==> inputs of try-delta <==
Design mat_mul, start of the top module:
module mat_mul #
	(
        parameter integer DIM_LOG = 2,     
        parameter integer DIM = 2**DIM_LOG,
        parameter integer SIZE = DIM*DIM,
        parameter integer SIZE_LOG = 2*DIM_LOG,
        parameter integer DATA_WIDTH = 32
    )
    (
		input wire  s00_axi_aclk,
		input wire  s00_axi_aresetn,
		output wire  s00_axis_tready,
		input wire [DATA_WIDTH-1 : 0] s00_axis_tdata,
		input wire  s00_axis_tlast,
        input wire  s00_axis_tvalid,
		output wire  m00_axis_tvalid,
        output wire [DATA_WIDTH-1 : 0] m00_axis_tdata,
        output wire [(DATA_WIDTH/8)-1 : 0] m00_axis_tstrb,
        output wire  m00_axis_tlast,
        input wire  m00_axis_tready,
        input wire sel, 
        input wire start
    );
export LEC_CHECK = 0
export CAP_MARGIN = 20
export CORE_MARGIN = 2
export CORE_UTILIZATION = 69
export CTS_CLUSTER_SIZE = 40
export PLACE_DENSITY = 0.6
export SLEW_MARGIN = 20
create_clock -name core_clock -period 6.5 [get_ports {s00_axi_aclk}]
run.sh (not shown) runs the stock make flow with config.mk's settings and CLKGATE_MAP_FILE=.
==> try-juniper: changes against try-delta <==
- ABC_AREA: not set -> 1
- CAP_MARGIN: 20 -> 0
- CORE_UTILIZATION: 69 -> 72
- CTS_CLUSTER_DIAMETER: not set -> 400
- CTS_CLUSTER_SIZE: 40 -> 10
- HOLD_SLACK_MARGIN: not set -> 0.29
- PLACE_DENSITY: 0.6 -> 0.39
- TNS_END_PERCENT: not set -> 20
==> flow/constraint.sdc (replaced) <==
create_clock -name core_clock -period 5.2 [get_ports {s00_axi_aclk}]
set_input_delay 1.0400 -clock core_clock [delete_from_list [all_inputs] [get_ports {s00_axi_aclk}]]
set_output_delay 1.0400 -clock core_clock [all_outputs]
set_load 0.01 [all_outputs]
==> notes <==
try-juniper produced a layout that fails on setup timing. try-delta finished but failed the layout checks on setup timing. Cell area: try-juniper is larger than try-delta (3.3%). Of try-juniper and try-delta, try-juniper has the higher critical path depth (gap 3). Flip-flop count is the same in try-delta and try-juniper. Against try-juniper, the non-clock buffer count of try-delta is lower by 46. Between try-delta and try-juniper, the lower cell count is in try-delta (gap 25%, measured against try-juniper).

---

==> inputs of run K <==
==> flow/design.v <==
`timescale 1ns / 1ps
module mat_mul #
	(
        parameter integer DIM_LOG = 2,     
        parameter integer DIM = 2**DIM_LOG,
        parameter integer SIZE = DIM*DIM,
        parameter integer SIZE_LOG = 2*DIM_LOG,
        parameter integer DATA_WIDTH = 32
    )
    (
		input wire  s00_axi_aclk,
		input wire  s00_axi_aresetn,
		output wire  s00_axis_tready,
		input wire [DATA_WIDTH-1 : 0] s00_axis_tdata,
		input wire  s00_axis_tlast,
        input wire  s00_axis_tvalid,
		output wire  m00_axis_tvalid,
        output wire [DATA_WIDTH-1 : 0] m00_axis_tdata,
        output wire [(DATA_WIDTH/8)-1 : 0] m00_axis_tstrb,
        output wire  m00_axis_tlast,
        input wire  m00_axis_tready,
        input wire sel, 
        input wire start
    );
	reg busy;               
	reg item_done;          
	reg matrix_done;        
	reg start_transfer;     
	reg transfer;           
	reg last_transfer;      
	reg mac_enable;         
    reg [DATA_WIDTH-1 : 0] mem_A [0 : SIZE-1];  
    reg [DATA_WIDTH-1 : 0] mem_B [0 : SIZE-1];  
    reg [DATA_WIDTH-1 : 0] mem_R [0 : SIZE-1];  
    reg [DATA_WIDTH-1 : 0] mat_A;    
    reg [DATA_WIDTH-1 : 0] mat_B;    
    reg [DATA_WIDTH-1 : 0] mat_R;    
    reg [SIZE_LOG-1 : 0] addr_stream_in;     
    reg [SIZE_LOG-1 : 0] addr_stream_out;    
    wire [SIZE_LOG-1 : 0] addr_A;    
    wire [SIZE_LOG-1 : 0] addr_B;    
    reg [SIZE_LOG-1 : 0] addr_R;     
    reg [DIM_LOG-1 : 0] row_cnt;     
    reg [DIM_LOG-1 : 0] col_cnt;     
    reg [DIM_LOG-1 : 0] tmp_cnt;     
    wire [DATA_WIDTH-1 : 0] mad;     
    reg [DATA_WIDTH-1 : 0] mac;      
    assign s00_axis_tready = !busy  && s00_axis_tvalid ;  
    always @ (posedge s00_axi_aclk) begin
        if (!s00_axi_aresetn || s00_axis_tlast)
            addr_stream_in <= 0;
        else if (s00_axis_tready)  
            addr_stream_in <= addr_stream_in+1 ;  
    end
    always @ (posedge s00_axi_aclk) begin 
        if (s00_axis_tvalid && !sel && s00_axis_tready)  
            mem_A [addr_stream_in] <= s00_axis_tdata;
        if (busy)  
            mat_A <= mem_A [addr_A];
    end
    always @ (posedge s00_axi_aclk) begin
        if (s00_axis_tvalid && sel && s00_axis_tready)  
            mem_B [addr_stream_in] <= s00_axis_tdata;
        if (busy)  
            mat_B <= mem_B [addr_B];
    end
    assign m00_axis_tstrb = 4'hf;    
    assign m00_axis_tdata = mat_R;   
    assign m00_axis_tlast = last_transfer;   
    assign m00_axis_tvalid =  transfer; 
    always @ (posedge s00_axi_aclk) begin
        if (!s00_axi_aresetn || matrix_done)  
            addr_stream_out <= 0;
        else if ((m00_axis_tready && transfer  || start_transfer  ))  
            addr_stream_out <=   addr_stream_out + 1;  
    end
    always @ (posedge s00_axi_aclk) begin
        if (!s00_axi_aresetn)
            start_transfer <= 0;
        else
            start_transfer <= matrix_done; 
    end
    always @ (posedge s00_axi_aclk) begin
        if (!s00_axi_aresetn || (m00_axis_tlast && m00_axis_tvalid && m00_axis_tready))  
            transfer <= 0;
        else if (start_transfer)  
            transfer <= 1; 
    end
    always @ (posedge s00_axi_aclk) begin
        if (!s00_axi_aresetn)
            last_transfer <= 0;
        else if (m00_axis_tready && transfer || start_transfer)
            last_transfer <= (addr_stream_out == SIZE-1); 
    end
    always @ (posedge s00_axi_aclk) begin
        if (item_done)  
            mem_R [addr_R] <= mad ;  
        if (m00_axis_tready && transfer || start_transfer)  
            mat_R <= mem_R [addr_stream_out];
    end
    always @ (posedge s00_axi_aclk) begin
        if (!s00_axi_aresetn || matrix_done ) 
            busy <= 0;
        else if (start )  
            busy <= 1'b1;
    end
    always @ (posedge s00_axi_aclk) begin
        if (!s00_axi_aresetn)
            item_done <= 0;
        else
            item_done <= (tmp_cnt==DIM-1 && busy) ;  
    end
    always @ (posedge s00_axi_aclk) begin
        if (!s00_axi_aresetn)
            matrix_done <= 0;
        else
            matrix_done <= (row_cnt == DIM-1) && (col_cnt == DIM-1) && (tmp_cnt==DIM-1) ;  
    end
    always @ (posedge s00_axi_aclk) begin
        if (!s00_axi_aresetn || start || tmp_cnt == DIM)  
            tmp_cnt <= 0;
        else if (busy && !matrix_done)  
            tmp_cnt <= tmp_cnt + 1;
    end
    always @ (posedge s00_axi_aclk) begin
        if (!s00_axi_aresetn || start || col_cnt==DIM)  
            col_cnt <= 0;
        else if (busy && tmp_cnt==DIM-1)  
            col_cnt <= col_cnt + 1;
    end
    always @ (posedge s00_axi_aclk) begin
        if (!s00_axi_aresetn || start || row_cnt==DIM)  
            row_cnt <= 0;
        else if (busy && col_cnt == DIM-1 && tmp_cnt==DIM-1)  
            row_cnt <= row_cnt + 1;
    end
    assign addr_A = row_cnt * (DIM) + tmp_cnt;  
    assign addr_B = tmp_cnt * (DIM) + col_cnt;
    always @ (posedge s00_axi_aclk) begin
        if (!s00_axi_aresetn || start)
            addr_R <= 0;
        else if (busy && item_done)  
            addr_R <= addr_R + 1 ;  
    end
    assign mad = mat_A * mat_B + mac;
    always @ (posedge s00_axi_aclk) begin
       if (!s00_axi_aresetn || tmp_cnt==0 )  
           mac <= 0;
       else if (mac_enable)
           mac <= mad ;  
    end
    always @ (posedge s00_axi_aclk) begin
       if (!s00_axi_aresetn)
           mac_enable <= 0;
       else if (busy)
           mac_enable <= 1;  
    end
endmodule
==> flow/run.sh <==
#!/bin/bash
# the make line also repeats each setting of config.mk as NAME=value (left out here)
make -C /OpenROAD-flow-scripts/flow DESIGN_CONFIG=/design/flow/config.mk WORK_HOME=/design/flow/orfs CLKGATE_MAP_FILE= finish
==> flow/config.mk <==
export PLATFORM = sky130hd
export DESIGN_NAME = mat_mul
export DESIGN_NICKNAME = mat_mul
export VERILOG_FILES = /design/flow/design.v
export SDC_FILE = /design/flow/constraint.sdc
export NUM_CORES = 4
export LEC_CHECK = 0
export ABC_AREA = 0
export CAP_MARGIN = 20
export CELL_PAD_IN_SITES_DETAIL_PLACEMENT = 0
export CELL_PAD_IN_SITES_GLOBAL_PLACEMENT = 0
export CORE_MARGIN = 2
export CORE_UTILIZATION = 72
export CTS_CLUSTER_SIZE = 31
export MAX_ROUTING_LAYER = met5
export PLACE_DENSITY = 0.95
export SETUP_SLACK_MARGIN = 0.54
export SLEW_MARGIN = 20
==> flow/constraint.sdc <==
create_clock -name core_clock -period 5.04 [get_ports {s00_axi_aclk}]
set_input_delay 1.0080 -clock core_clock [delete_from_list [all_inputs] [get_ports {s00_axi_aclk}]]
set_output_delay 1.0080 -clock core_clock [all_outputs]
set_load 0.01 [all_outputs]
==> run Z (differences from run K) <==
ABC_AREA = not set   (was 0)
CAP_MARGIN = 15   (was 20)
CELL_PAD_IN_SITES_DETAIL_PLACEMENT = not set   (was 0)
CELL_PAD_IN_SITES_GLOBAL_PLACEMENT = not set   (was 0)
CORE_ASPECT_RATIO = 0.92   (was not set)
CORE_UTILIZATION = 34   (was 72)
CTS_CLUSTER_SIZE = 65   (was 31)
GPL_TIMING_DRIVEN = 0   (was not set)
HOLD_SLACK_MARGIN = 0.19   (was not set)
MAX_ROUTING_LAYER = not set   (was met5)
PLACE_DENSITY = not set   (was 0.95)
PLACE_DENSITY_LB_ADDON = 0.08   (was not set)
SETUP_SLACK_MARGIN = -0.6   (was 0.54)
SLEW_MARGIN = 15   (was 20)
==> flow/constraint.sdc (replaced) <==
create_clock -name core_clock -period 10.0 [get_ports {s00_axi_aclk}]
set_input_delay 2.0000 -clock core_clock [delete_from_list [all_inputs] [get_ports {s00_axi_aclk}]]
set_output_delay 2.0000 -clock core_clock [all_outputs]
set_load 0.01 [all_outputs]
==> run F (differences from run K) <==
ABC_AREA = not set   (was 0)
CELL_PAD_IN_SITES_DETAIL_PLACEMENT = not set   (was 0)
CELL_PAD_IN_SITES_GLOBAL_PLACEMENT = not set   (was 0)
CORE_UTILIZATION = 58   (was 72)
CTS_CLUSTER_SIZE = not set   (was 31)
MAX_ROUTING_LAYER = not set   (was met5)
PLACE_DENSITY = not set   (was 0.95)
SETUP_SLACK_MARGIN = not set   (was 0.54)
==> flow/constraint.sdc (replaced) <==
create_clock -name core_clock -period 5.43 [get_ports {s00_axi_aclk}]
set_input_delay 1.0860 -clock core_clock [delete_from_list [all_inputs] [get_ports {s00_axi_aclk}]]
set_output_delay 1.0860 -clock core_clock [all_outputs]
set_load 0.01 [all_outputs]
==> run R (differences from run K) <==
ABC_AREA = 1   (was 0)
CELL_PAD_IN_SITES_DETAIL_PLACEMENT = not set   (was 0)
CELL_PAD_IN_SITES_GLOBAL_PLACEMENT = not set   (was 0)
CTS_CLUSTER_SIZE = 23   (was 31)
MAX_ROUTING_LAYER = not set   (was met5)
PLACE_DENSITY = not set   (was 0.95)
PLACE_DENSITY_LB_ADDON = 0.06   (was not set)
SETUP_SLACK_MARGIN = not set   (was 0.54)
==> PnR_summary.wiki <==
== Metrics ==
{| class="wikitable"
! Metric !! Value
|-
| Result of the run || failed layout checks
|-
| Post-synth area from yosys stat || 0.0795 mm²
|-
| Count of instances resized after the clock tree is built || 99
|-
| SO Faults || negative setup slack
|-
| # setup viols final || 391
|-
| Setup Slack @ Placement || -1.93 ns
|-
| Buffers inserted by post-CTS timing repair || 45
|-
| Number of cell rows || 135
|-
| Gpl congestion || 0.849
|-
| Arithmetic-cell share of the synthesized area counting full adders, half adders and majority gates || 13.2%
|-
| Fraction of the yosys area taken by sequential cells || 63.1%
|-
| Met2 demand-to-capacity share in global routing || 46.9%
|-
| PnR worst setup slack || -1.75 ns
|}
(the above is from run F)
==> PnR_summary.wiki <==
== Metrics ==
{| class="wikitable"
! Metric !! Value
|-
| Setup skew after layout || 0.0882 ns
|-
| CP Launch Point || mat_B[2]
|-
| Met2 demand-to-capacity share in global routing || 32.4%
|-
| SO Faults || negative setup slack
|-
| PnR worst setup slack || -0.172 ns
|-
| Result of the run || failed layout checks
|-
| Fraction of the yosys area taken by sequential cells || 63.1%
|-
| Count of instances resized after the clock tree is built || 0
|-
| Arithmetic-cell share of the synthesized area counting full adders, half adders and majority gates || 13.2%
|-
| Chip Height || 468 µm
|-
| Count of flip-flops and latches || 1689
|-
| Gpl congestion || 0.817
|-
| Buffers inserted by post-CTS timing repair || 0
|-
| Final cell utilization of the core || 39.9%
|-
| # setup viols final || 16
|-
| Number of cell rows || 170
|}
(the above is from run Z)
==> PnR_summary.wiki <==
== Implementation results ==
{| class="wikitable"
! Metric !! Value
|-
| Dominant kind of combinational cell || multiplexers
|-
| Result of the run || aborted with a tool error
|-
| Count of instances resized after the clock tree is built || 199
|-
| Share of Yosys cell area claimed by the top area cell type || 61.6%
|-
| Gpl congestion || 0.940
|-
| Number of cell rows || 121
|-
| Hold buffer count at CTS || 0
|-
| Arithmetic-cell share of the synthesized area counting full adders, half adders and majority gates || 13.2%
|-
| Synthesized instance count || 4406
|-
| Post-synth area from yosys stat || 0.0795 mm²
|-
| Fraction of the yosys area taken by sequential cells || 63.1%
|-
| Last stage || 5_1_grt
|-
| Buffers inserted by post-CTS timing repair || 71
|-
| Die boundary width || 336 µm
|-
| Setup Slack @ Placement || -2.83 ns
|-
| Mux share || 14.0%
|-
| Error || [ERROR GRT-0116] Global routing finished with congestion. Check the congestion regions in the DRC Viewer.
|-
| Met2 demand-to-capacity share in global routing || 94.9%
|}
(the above is from run K)
==> PnR_summary.wiki <==
== Metrics ==
{| class="wikitable"
! Metric !! Value
|-
| # setup viols final || 408
|-
| Fraction of the yosys area taken by sequential cells || 60.8%
|-
| Met2 demand-to-capacity share in global routing || 60.2%
|-
| Number of cell rows || 124
|-
| Post-synth area from yosys stat || 0.0825 mm²
|-
| SO Faults || negative setup slack
|-
| Gpl congestion || 0.966
|-
| Buffers inserted by post-CTS timing repair || 15
|-
| Result of the run || failed layout checks
|-
| Arithmetic-cell share of the synthesized area counting full adders, half adders and majority gates || 12.7%
|-
| Setup Slack @ Placement || -2.04 ns
|-
| PnR worst setup slack || -1.74 ns
|-
| Number of antenna-violating nets in the routed design || 0
|}
(the above is from run R)
